==> inputs of run a <==
Design conv, start of the top module:
module conv (
input [4:0] stride,
input  conv_enable, 
output reg [18:0] address1 , address2, write_address,
output reg end_reach, full_conv_end, dot_sum_end,
input clk,
input reset,
input [9:0] w1 ,h1,w2,h2,
output reg [9:0] width, height
  );
reg [9:0] H1_index_outer , V1_index_outer ;
reg [5:0]	v1_index_inner , h1_index_inner ;
reg dot_sum_start ;
always @ (posedge clk) begin	 
		if (reset) begin
			H1_index_outer = 0;
			V1_index_outer = 0;
			v1_index_inner = 0;
			h1_index_inner = 0;
			address1 = 0;
			address2 = 0;
			write_address = 0;
			end_reach = 0;
			dot_sum_end = 0;
			dot_sum_start = 1;
			full_conv_end = 0;
			width = 0;
			height = 0;
		end
		else if (conv_enable) begin
				if (dot_sum_start) begin
						v1_index_inner = 0;
						h1_index_inner = 0;
						dot_sum_start = 0;
						dot_sum_end =0;
				end	
				if (!full_conv_end) begin
					address1 = address1 + 2'b01;
					h1_index_inner = h1_index_inner + 2'b01 ;
					if (h1_index_inner == w2) begin			 
						v1_index_inner = v1_index_inner + 1;
						h1_index_inner = 6'b0;								
						address1 = (v1_index_inner + V1_index_outer )* w1 + H1_index_outer;
					end	
					if (v1_index_inner == h2) begin			 
						H1_index_outer = H1_index_outer + stride;
						address1 = V1_index_outer * w1 + H1_index_outer ;
						dot_sum_start = 1;
						dot_sum_end =1;
						v1_index_inner = 6'b0;
					end
					if ((H1_index_outer + w2) > w1	) begin		 
						width = H1_index_outer;
						dot_sum_start = 1;
						V1_index_outer = V1_index_outer + stride;
  ...
Settings: LEC_CHECK=0, CAP_MARGIN=20, CELL_PAD_IN_SITES_DETAIL_PLACEMENT=1, CELL_PAD_IN_SITES_GLOBAL_PLACEMENT=1, CORE_ASPECT_RATIO=0.73, CORE_MARGIN=4, CORE_UTILIZATION=52, CTS_CLUSTER_DIAMETER=361, CTS_CLUSTER_SIZE=21, GPL_ROUTABILITY_DRIVEN=1, GPL_TIMING_DRIVEN=1, HOLD_SLACK_MARGIN=-0.1, PLACE_DENSITY=0.52, SLEW_MARGIN=20, TNS_END_PERCENT=85; clock period 7.38 ns.
run.sh (not shown) runs the stock make flow with config.mk's settings and CLKGATE_MAP_FILE=.
==> run b (differences from run a) <==
- CELL_PAD_IN_SITES_DETAIL_PLACEMENT: 1 -> not set
- CELL_PAD_IN_SITES_GLOBAL_PLACEMENT: 1 -> not set
- CORE_ASPECT_RATIO: 0.73 -> not set
- CORE_MARGIN: 4 -> 2
- CORE_UTILIZATION: 52 -> 65
- CTS_CLUSTER_DIAMETER: 361 -> not set
- CTS_CLUSTER_SIZE: 21 -> not set
- GPL_ROUTABILITY_DRIVEN: 1 -> not set
- GPL_TIMING_DRIVEN: 1 -> not set
- HOLD_SLACK_MARGIN: -0.1 -> not set
- MAX_ROUTING_LAYER: not set -> met4
- PLACE_DENSITY: 0.52 -> not set
- TNS_END_PERCENT: 85 -> not set
==> flow/constraint.sdc (replaced) <==
create_clock -name core_clock -period 8.8 [get_ports {clk}]
set_input_delay 1.7600 -clock core_clock [delete_from_list [all_inputs] [get_ports {clk}]]
set_output_delay 1.7600 -clock core_clock [all_outputs]
set_load 0.01 [all_outputs]
==> summary of the runs <==
- Run a died in clock tree synthesis (DPL-0033). Run b completed and failed the layout checks on negative setup slack.
- In synthesized cell count, run b and run a do not differ.
- Synthesized area is the same in run a and run b.
- Between run b and run a, the lower die area is in run b (gap 23%, measured against run a).

========
==> job 8921 <==
==> flow/design.v <==
`timescale 1ns / 1ps
module conv (
input [4:0] stride,
input  conv_enable, 
output reg [18:0] address1 , address2, write_address,
output reg end_reach, full_conv_end, dot_sum_end,
input clk,
input reset,
input [9:0] w1 ,h1,w2,h2,
output reg [9:0] width, height
  );
reg [9:0] H1_index_outer , V1_index_outer ;
reg [5:0]	v1_index_inner , h1_index_inner ;
reg dot_sum_start ;
always @ (posedge clk) begin	 
		if (reset) begin
			H1_index_outer = 0;
			V1_index_outer = 0;
			v1_index_inner = 0;
			h1_index_inner = 0;
			address1 = 0;
			address2 = 0;
			write_address = 0;
			end_reach = 0;
			dot_sum_end = 0;
			dot_sum_start = 1;
			full_conv_end = 0;
			width = 0;
			height = 0;
		end
		else if (conv_enable) begin
				if (dot_sum_start) begin
						v1_index_inner = 0;
						h1_index_inner = 0;
						dot_sum_start = 0;
						dot_sum_end =0;
				end	
				if (!full_conv_end) begin
					address1 = address1 + 2'b01;
					h1_index_inner = h1_index_inner + 2'b01 ;
					if (h1_index_inner == w2) begin			 
						v1_index_inner = v1_index_inner + 1;
						h1_index_inner = 6'b0;								
						address1 = (v1_index_inner + V1_index_outer )* w1 + H1_index_outer;
					end	
					if (v1_index_inner == h2) begin			 
						H1_index_outer = H1_index_outer + stride;
						address1 = V1_index_outer * w1 + H1_index_outer ;
						dot_sum_start = 1;
						dot_sum_end =1;
						v1_index_inner = 6'b0;
					end
					if ((H1_index_outer + w2) > w1	) begin		 
						width = H1_index_outer;
						dot_sum_start = 1;
						V1_index_outer = V1_index_outer + stride;
						H1_index_outer = 10'b0000000000;
						address1 = V1_index_outer * w1;
					end
					if (address1 == h1*w1 ) 		full_conv_end = 1;		 
					if ((address1 + 1) == h1*w1 ) 		height = V1_index_outer + 1;
					address2 = v1_index_inner*w2 + h1_index_inner;
					if (dot_sum_start)	write_address	= write_address + 1;
				end
		end
    end
endmodule 
==> flow/run.sh <==
#!/bin/bash
# the make line also repeats each setting of config.mk as NAME=value (left out here)
make -C /OpenROAD-flow-scripts/flow DESIGN_CONFIG=/design/flow/config.mk WORK_HOME=/design/flow/orfs CLKGATE_MAP_FILE= finish
==> flow/config.mk <==
export PLATFORM = sky130hd
export DESIGN_NAME = conv
export DESIGN_NICKNAME = conv
export VERILOG_FILES = /design/flow/design.v
export SDC_FILE = /design/flow/constraint.sdc
export NUM_CORES = 4
export LEC_CHECK = 0
export ABC_AREA = 1
export CAP_MARGIN = 20
export CORE_ASPECT_RATIO = 0.5
export CORE_MARGIN = 2
export CORE_UTILIZATION = 72
export CTS_CLUSTER_DIAMETER = 294
export CTS_CLUSTER_SIZE = 97
export PLACE_DENSITY = 0.42
export SLEW_MARGIN = 20
export TNS_END_PERCENT = 5
==> flow/constraint.sdc <==
create_clock -name core_clock -period 6.1 [get_ports {clk}]
set_input_delay 1.2200 -clock core_clock [delete_from_list [all_inputs] [get_ports {clk}]]
set_output_delay 1.2200 -clock core_clock [all_outputs]
set_load 0.01 [all_outputs]
==> inputs of job 8780, as changes to job 8921 <==
Settings changed: ABC_AREA 1 to not set, CORE_ASPECT_RATIO 0.5 to not set, CORE_UTILIZATION 72 to 65, CTS_CLUSTER_DIAMETER 294 to 389, CTS_CLUSTER_SIZE 97 to 98, PLACE_DENSITY 0.42 to not set, TNS_END_PERCENT 5 to not set.
==> flow/constraint.sdc (replaced) <==
create_clock -name core_clock -period 11.0 [get_ports {clk}]
set_input_delay 2.2000 -clock core_clock [delete_from_list [all_inputs] [get_ports {clk}]]
set_output_delay 2.2000 -clock core_clock [all_outputs]
set_load 0.01 [all_outputs]
==> run summary <==
flow finished, numbers: status finished with violations, Fail Reasons antenna violations, Final GP Congestion 0.955, post-route ant nets 1
-- figures above: job 8780

==> run summary <==
run metrics: Exit stage 5_1_grt, status stopped before the end, Final GP Congestion 1.09, Err [ERROR GRT-0116] Global routing finished with congestion. Check the congestion regions in the DRC Viewer., met1 usage 83.1%
-- figures above: job 8921


========
==> inputs of exp/sierra <==
Starts from the design.v that is shown in full above.
Settings: LEC_CHECK=0, ABC_AREA=1, CAP_MARGIN=0, CORE_MARGIN=2, CORE_UTILIZATION=72, CTS_CLUSTER_DIAMETER=211, CTS_CLUSTER_SIZE=100, SLEW_MARGIN=20, TNS_END_PERCENT=10; clock period 5.9 ns.
==> exp/nickel (differences from exp/sierra) <==
==> flow/config.mk (replaced) <==
export PLATFORM = sky130hd
export DESIGN_NAME = conv
export DESIGN_NICKNAME = conv
export VERILOG_FILES = /design/flow/design.v
export SDC_FILE = /design/flow/constraint.sdc
export NUM_CORES = 4
export LEC_CHECK = 0
export CAP_MARGIN = 20
export CORE_MARGIN = 2
export CORE_UTILIZATION = 58
export CTS_CLUSTER_DIAMETER = 237
export CTS_CLUSTER_SIZE = 98
export SLEW_MARGIN = 20
==> flow/constraint.sdc (replaced) <==
create_clock -name core_clock -period 11.0 [get_ports {clk}]
set_input_delay 2.2000 -clock core_clock [delete_from_list [all_inputs] [get_ports {clk}]]
set_output_delay 2.2000 -clock core_clock [all_outputs]
set_load 0.01 [all_outputs]
==> results <==
exp/nickel produced a clean layout. exp/sierra stopped in global routing, error GRT-0116. Of exp/nickel and exp/sierra, exp/sierra has the higher synthesized cell count (gap about 17%, measured against exp/sierra). Against exp/nickel, the die area of exp/sierra is lower by about 17%. Of exp/sierra and exp/nickel, exp/sierra has the higher synthesized area (gap about 2.3%, measured against exp/nickel).

========
==> willow <==
Starts from the design.v that is shown in full above.
==> flow/config.mk <==
export PLATFORM = sky130hd
export DESIGN_NAME = conv
export DESIGN_NICKNAME = conv
export VERILOG_FILES = /design/flow/design.v
export SDC_FILE = /design/flow/constraint.sdc
export NUM_CORES = 4
export LEC_CHECK = 0
export ABC_AREA = 0
export CAP_MARGIN = 20
export CORE_ASPECT_RATIO = 1.22
export CORE_MARGIN = 10
export CORE_UTILIZATION = 40
export CTS_CLUSTER_DIAMETER = 95
export CTS_CLUSTER_SIZE = 34
export GPL_ROUTABILITY_DRIVEN = 0
export HOLD_SLACK_MARGIN = -0.04
export SLEW_MARGIN = 20
export TNS_END_PERCENT = 55
==> flow/constraint.sdc <==
create_clock -name core_clock -period 5.94 [get_ports {clk}]
set_input_delay 1.1880 -clock core_clock [delete_from_list [all_inputs] [get_ports {clk}]]
set_output_delay 1.1880 -clock core_clock [all_outputs]
set_load 0.01 [all_outputs]
==> indigo: changes against willow <==
Settings changed: ABC_AREA 0 to not set, CORE_ASPECT_RATIO 1.22 to not set, CORE_MARGIN 10 to 2, CORE_UTILIZATION 40 to 68, CTS_CLUSTER_DIAMETER 95 to not set, CTS_CLUSTER_SIZE 34 to 25, GPL_ROUTABILITY_DRIVEN 0 to not set, HOLD_SLACK_MARGIN -0.04 to not set, MAX_ROUTING_LAYER set to met4, SETUP_SLACK_MARGIN set to 2.4, TNS_END_PERCENT 55 to not set.
==> flow/constraint.sdc (replaced) <==
create_clock -name core_clock -period 8.8 [get_ports {clk}]
set_input_delay 1.7600 -clock core_clock [delete_from_list [all_inputs] [get_ports {clk}]]
set_output_delay 1.7600 -clock core_clock [all_outputs]
set_load 0.01 [all_outputs]
==> amber: changes against willow <==
Settings changed: ABC_AREA 0 to not set, CORE_ASPECT_RATIO 1.22 to not set, CORE_MARGIN 10 to 2, CTS_CLUSTER_DIAMETER 95 to 390, CTS_CLUSTER_SIZE 34 to 98, GPL_ROUTABILITY_DRIVEN 0 to not set, HOLD_SLACK_MARGIN -0.04 to not set, TNS_END_PERCENT 55 to 15.
==> flow/constraint.sdc (replaced) <==
create_clock -name core_clock -period 11.0 [get_ports {clk}]
set_input_delay 2.2000 -clock core_clock [delete_from_list [all_inputs] [get_ports {clk}]]
set_output_delay 2.2000 -clock core_clock [all_outputs]
set_load 0.01 [all_outputs]
==> harbor: changes against willow <==
Settings changed: ABC_AREA 0 to 1, CORE_ASPECT_RATIO 1.22 to not set, CORE_MARGIN 10 to 2, CTS_CLUSTER_DIAMETER 95 to not set, GPL_ROUTABILITY_DRIVEN 0 to not set, HOLD_SLACK_MARGIN -0.04 to not set.
==> results <==
harbor produced a layout that fails on setup timing. willow completed and failed the layout checks on setup timing. indigo died in global routing, error GRT-0232. amber finished with timing, DRC and antenna clean. The highest critical path depth belongs to harbor, the lowest to amber. Synthesized cell count is the same in indigo and amber. Routed wire length: willow > harbor > amber. First-iteration DRC count: willow < amber < harbor. Die area: willow > harbor > amber > indigo. Between amber and willow, the lower via count is in amber (gap 12%, measured against willow).
==> figures <==
Sum of met3 wire segment lengths after detailed routing: harbor 4.97 mm; amber 3.53 mm; willow 4.49 mm; indigo -
Synth Instances: harbor 3526; amber 2938; willow 2938; indigo 2938
Post-layout nets: harbor 4943; amber 3724; willow 4326; indigo -
Slew at the pin with the worst max-slew slack: harbor 1.04 ns; amber 0.961 ns; willow 0.997 ns; indigo -
Number of buffers other than clock buffers in the final layout: harbor 861; amber 240; willow 842; indigo -
Largest cell class: harbor combinational gates; amber combinational gates; willow combinational gates; indigo -
Tally of max-capacitance violations: harbor 0; amber 0; willow 0; indigo -
Final standard cell area without fillers: harbor 34500 sq um; amber 27100 sq um; willow 33700 sq um; indigo -
Result of the run: harbor finished with violations; amber finished clean; willow finished with violations; indigo stopped before the end
Failing step: harbor -; amber -; willow -; indigo global routing
Reasons for failing layout checks: harbor setup timing; amber -; willow setup timing; indigo -
Worst slew margin: harbor 30.9%; amber 35.5%; willow 33.4%; indigo -
Routed wire length on met2: harbor 38.8 mm; amber 36.2 mm; willow 43.4 mm; indigo -
Capture endpoint of the worst hold path: harbor v1_index_inner[2]; amber address2[9]; willow address2[1]; indigo -
Non-clock buffer area fraction after layout: harbor 20.8%; amber 7.97%; willow 21.1%; indigo -
FP Rows: harbor 91; amber 90; willow 99; indigo 68
